// ame_sobel_filter
module ame_sobel_filter #(
    parameter LINE_DATA_BITS = 7,
    parameter COMP_DATA_BITS = 8
) (
    input logic clk_i,
    input logic rst_n_i,
    input  logic comp_init_i,
    output logic comp_done_o,
    input logic [5:0] [LINE_DATA_BITS-1:0] line_data_i,
    output logic [3:0] [3:0] [COMP_DATA_BITS-1:0] comp_data_o
);
==> flow/config.mk <==
export PLATFORM = sky130hd
export DESIGN_NAME = ame_sobel_filter
export DESIGN_NICKNAME = ame_sobel_filter
export VERILOG_FILES = /design/flow/design.v
export SDC_FILE = /design/flow/constraint.sdc
export NUM_CORES = 4
export LEC_CHECK = 0
export ABC_AREA = 1
export CAP_MARGIN = 20
export CELL_PAD_IN_SITES_DETAIL_PLACEMENT = 2
export CORE_MARGIN = 2
export CORE_UTILIZATION = 40
export GPL_TIMING_DRIVEN = 1
export HOLD_SLACK_MARGIN = -0.01
export SLEW_MARGIN = 10
==> flow/constraint.sdc <==
create_clock -name core_clock -period 2.4 [get_ports {clk_i}]
set_input_delay 0.4800 -clock core_clock [delete_from_list [all_inputs] [get_ports {clk_i}]]
set_output_delay 0.4800 -clock core_clock [all_outputs]
set_load 0.01 [all_outputs]
run.sh (not shown) runs the stock make flow with config.mk's settings and CLKGATE_MAP_FILE=.
The first run died in detailed placement (DPL-0033).
Next try:
==> flow/config.mk (replaced) <==
export PLATFORM = sky130hd
export DESIGN_NAME = ame_sobel_filter
export DESIGN_NICKNAME = ame_sobel_filter
export VERILOG_FILES = /design/flow/design.v
export SDC_FILE = /design/flow/constraint.sdc
export NUM_CORES = 4
export LEC_CHECK = 0
export CAP_MARGIN = 20
export CORE_MARGIN = 2
export CORE_UTILIZATION = 66
export CTS_CLUSTER_SIZE = 41
export SLEW_MARGIN = 20
==> flow/constraint.sdc (replaced) <==
create_clock -name core_clock -period 3.08 [get_ports {clk_i}]
set_input_delay 0.6160 -clock core_clock [delete_from_list [all_inputs] [get_ports {clk_i}]]
set_output_delay 0.6160 -clock core_clock [all_outputs]
set_load 0.01 [all_outputs]
Effect:
- Now the flow never finished: it broke off in global routing
- synthesized area falls by a little under a tenth
- synthesized cell count falls by a quarter to a third
- die area falls by well over a third

* * *

The RTL this note starts from:
==> flow/design.v <==
`timescale 1 ns / 1 ps
module ame_sobel_filter #(
    parameter LINE_DATA_BITS = 7,
    parameter COMP_DATA_BITS = 8
) (
    input logic clk_i,
    input logic rst_n_i,
    input  logic comp_init_i,
    output logic comp_done_o,
    input logic [5:0] [LINE_DATA_BITS-1:0] line_data_i,
    output logic [3:0] [3:0] [COMP_DATA_BITS-1:0] comp_data_o
);
typedef enum logic [2:0] {
    IDLE   = 3'b000,
    COMP_1 = 3'b001,
    COMP_2 = 3'b010,
    COMP_3 = 3'b011,
    COMP_4 = 3'b100,
    COMP_5 = 3'b101,
    COMP_6 = 3'b110
} state_t;
state_t ctl_sta;
logic [5:0] [1:0] [COMP_DATA_BITS-1:0] line_data;
logic [3:0] [3:0] [COMP_DATA_BITS-1:0] comp_data;
typedef enum logic {
    DATA_1 = 1'b0,
    DATA_2 = 1'b1
} comp_data_t;
generate
    for (genvar i = 0; i < 6; i++) begin: comp_block
        assign line_data[i][DATA_1] = line_data_i[i];
        assign line_data[i][DATA_2] = line_data_i[i] << 1;
    end
endgenerate
logic comp_done;
assign comp_done_o = comp_done;
assign comp_data_o = comp_data;
always_ff @(posedge clk_i or negedge rst_n_i)
begin
    if (!rst_n_i) begin
        ctl_sta <= IDLE;
        comp_done <= 'b0;
        comp_data <= 'b0;
    end else begin
        case (ctl_sta)
            IDLE:
                ctl_sta <= comp_init_i ? COMP_1 : ctl_sta;
            COMP_1:
                ctl_sta <= COMP_2;
            COMP_2:
                ctl_sta <= COMP_3;
            COMP_3:
                ctl_sta <= COMP_4;
            COMP_4:
                ctl_sta <= COMP_5;
            COMP_5:
                ctl_sta <= COMP_6;
            COMP_6:
                ctl_sta <= comp_init_i ? COMP_1 : IDLE;
            default:
                ctl_sta <= IDLE;
        endcase
        comp_done <= (ctl_sta == COMP_6);
        case (ctl_sta)
            IDLE:
                comp_data <= 'b0;
            COMP_1: begin
                comp_data[0][0] <= - line_data[0][DATA_1] - line_data[1][DATA_2] - line_data[2][DATA_1];
                comp_data[1][0] <= - line_data[1][DATA_1] - line_data[2][DATA_2] - line_data[3][DATA_1];
                comp_data[2][0] <= - line_data[2][DATA_1] - line_data[3][DATA_2] - line_data[4][DATA_1];
                comp_data[3][0] <= - line_data[3][DATA_1] - line_data[4][DATA_2] - line_data[5][DATA_1];
            end
            COMP_2: begin
                comp_data[0][1] <= - line_data[0][DATA_1] - line_data[1][DATA_2] - line_data[2][DATA_1];
                comp_data[1][1] <= - line_data[1][DATA_1] - line_data[2][DATA_2] - line_data[3][DATA_1];
                comp_data[2][1] <= - line_data[2][DATA_1] - line_data[3][DATA_2] - line_data[4][DATA_1];
                comp_data[3][1] <= - line_data[3][DATA_1] - line_data[4][DATA_2] - line_data[5][DATA_1];
            end
            COMP_3: begin
                comp_data[0][0] <= comp_data[0][0] + line_data[0][DATA_1] + line_data[1][DATA_2] + line_data[2][DATA_1];
                comp_data[1][0] <= comp_data[1][0] + line_data[1][DATA_1] + line_data[2][DATA_2] + line_data[3][DATA_1];
                comp_data[2][0] <= comp_data[2][0] + line_data[2][DATA_1] + line_data[3][DATA_2] + line_data[4][DATA_1];
                comp_data[3][0] <= comp_data[3][0] + line_data[3][DATA_1] + line_data[4][DATA_2] + line_data[5][DATA_1];
                comp_data[0][2] <= - line_data[0][DATA_1] - line_data[1][DATA_2] - line_data[2][DATA_1];
                comp_data[1][2] <= - line_data[1][DATA_1] - line_data[2][DATA_2] - line_data[3][DATA_1];
                comp_data[2][2] <= - line_data[2][DATA_1] - line_data[3][DATA_2] - line_data[4][DATA_1];
                comp_data[3][2] <= - line_data[3][DATA_1] - line_data[4][DATA_2] - line_data[5][DATA_1];
            end
            COMP_4: begin
                comp_data[0][1] <= comp_data[0][1] + line_data[0][DATA_1] + line_data[1][DATA_2] + line_data[2][DATA_1];
                comp_data[1][1] <= comp_data[1][1] + line_data[1][DATA_1] + line_data[2][DATA_2] + line_data[3][DATA_1];
                comp_data[2][1] <= comp_data[2][1] + line_data[2][DATA_1] + line_data[3][DATA_2] + line_data[4][DATA_1];
                comp_data[3][1] <= comp_data[3][1] + line_data[3][DATA_1] + line_data[4][DATA_2] + line_data[5][DATA_1];
                comp_data[0][3] <= - line_data[0][DATA_1] - line_data[1][DATA_2] - line_data[2][DATA_1];
                comp_data[1][3] <= - line_data[1][DATA_1] - line_data[2][DATA_2] - line_data[3][DATA_1];
                comp_data[2][3] <= - line_data[2][DATA_1] - line_data[3][DATA_2] - line_data[4][DATA_1];
                comp_data[3][3] <= - line_data[3][DATA_1] - line_data[4][DATA_2] - line_data[5][DATA_1];
            end
            COMP_5: begin
                comp_data[0][2] <= comp_data[0][2] + line_data[0][DATA_1] + line_data[1][DATA_2] + line_data[2][DATA_1];
                comp_data[1][2] <= comp_data[1][2] + line_data[1][DATA_1] + line_data[2][DATA_2] + line_data[3][DATA_1];
                comp_data[2][2] <= comp_data[2][2] + line_data[2][DATA_1] + line_data[3][DATA_2] + line_data[4][DATA_1];
                comp_data[3][2] <= comp_data[3][2] + line_data[3][DATA_1] + line_data[4][DATA_2] + line_data[5][DATA_1];
            end
            COMP_6: begin
                comp_data[0][3] <= comp_data[0][3] + line_data[0][DATA_1] + line_data[1][DATA_2] + line_data[2][DATA_1];
                comp_data[1][3] <= comp_data[1][3] + line_data[1][DATA_1] + line_data[2][DATA_2] + line_data[3][DATA_1];
                comp_data[2][3] <= comp_data[2][3] + line_data[2][DATA_1] + line_data[3][DATA_2] + line_data[4][DATA_1];
                comp_data[3][3] <= comp_data[3][3] + line_data[3][DATA_1] + line_data[4][DATA_2] + line_data[5][DATA_1];
            end
            default:
                comp_data <= 'b0;
        endcase
    end
end
endmodule
==> flow/config.mk <==
export PLATFORM = sky130hd
export DESIGN_NAME = ame_sobel_filter
export DESIGN_NICKNAME = ame_sobel_filter
export VERILOG_FILES = /design/flow/design.v
export SDC_FILE = /design/flow/constraint.sdc
export NUM_CORES = 4
export LEC_CHECK = 0
export CAP_MARGIN = 30
export CORE_ASPECT_RATIO = 1.4
export CORE_MARGIN = 2
export CORE_UTILIZATION = 40
export CTS_CLUSTER_DIAMETER = 342
export CTS_CLUSTER_SIZE = 99
export SETUP_SLACK_MARGIN = -0.48
export SLEW_MARGIN = 20
export TNS_END_PERCENT = 5
==> flow/constraint.sdc <==
create_clock -name core_clock -period 5.0 [get_ports {clk_i}]
set_input_delay 1.0000 -clock core_clock [delete_from_list [all_inputs] [get_ports {clk_i}]]
set_output_delay 1.0000 -clock core_clock [all_outputs]
set_load 0.01 [all_outputs]
Change:
ABC_AREA = 1   (was unset)
CAP_MARGIN = 20   (was 30)
CORE_ASPECT_RATIO = 0.5   (was 1.4)
CORE_UTILIZATION = 59   (was 40)
CTS_CLUSTER_DIAMETER = 216   (was 342)
CTS_CLUSTER_SIZE = 98   (was 99)
PLACE_DENSITY = 0.91   (was unset)
SETUP_SLACK_MARGIN = unset   (was -0.48)
Outcome: Cell area goes up by 7.5%; clock power goes up by about 8%; die size goes down by 25%; critical path depth goes down by 2.
Change:
CORE_UTILIZATION = 25   (was 59)
PLACE_DENSITY = 0.89   (was 0.91)
SETUP_SLACK_MARGIN = -0.32   (was unset)
After rerunning: The new run completed with no timing, DRC or antenna violations. Setup slack gets worse by 0.033 ns. Critical path depth rose by 4. Register-to-register slack gets better by 0.20 ns. Via count fell by 2.6%.
Change:
CORE_MARGIN = 9   (was 2)
CORE_UTILIZATION = 61   (was 25)
HOLD_SLACK_MARGIN = 0.29   (was unset)
PLACE_DENSITY = unset   (was 0.89)
SETUP_SLACK_MARGIN = unset   (was -0.32)
Result: Critical path depth decreases by 4; routed wire length decreases by 4.1%; power increases by 0.70%; flip-flop count stays the same; global-route usage increases by 16 points; final area decreases by 2.9%.
Change:
ABC_AREA = unset   (was 1)
CORE_ASPECT_RATIO = unset   (was 0.5)
CORE_MARGIN = 2   (was 9)
CORE_UTILIZATION = 50   (was 61)
CTS_CLUSTER_DIAMETER = unset   (was 216)
CTS_CLUSTER_SIZE = unset   (was 98)
HOLD_SLACK_MARGIN = unset   (was 0.29)
TNS_END_PERCENT = unset   (was 5)
clock period = 4.3 ns   (was 5.0 ns; I/O delays follow)
- routed wire length came out lower by 16%
- design area fell by 4.8%
- clock skew barely changes
- combinational power went up by 30%
- non-clock buffer count rose by 67
- final cell count came out lower by 21%
- global-route usage goes down by 2.8 points
- register-to-register slack is worse by 0.64 ns
- power rose by 26%
- first-iteration DRC count falls by 49%
Change:
CORE_UTILIZATION = 66   (was 50)
CTS_CLUSTER_SIZE = 41   (was unset)
clock period = 3.1 ns   (was 4.3 ns; I/O delays follow)
The changed run did not get past 5_1_grt with GRT-0232.
Area after synthesis is unchanged.
Die size came out lower by about 24%.
Synthesized cell count does not change.
Power is estimated from default activity; no workload was simulated.
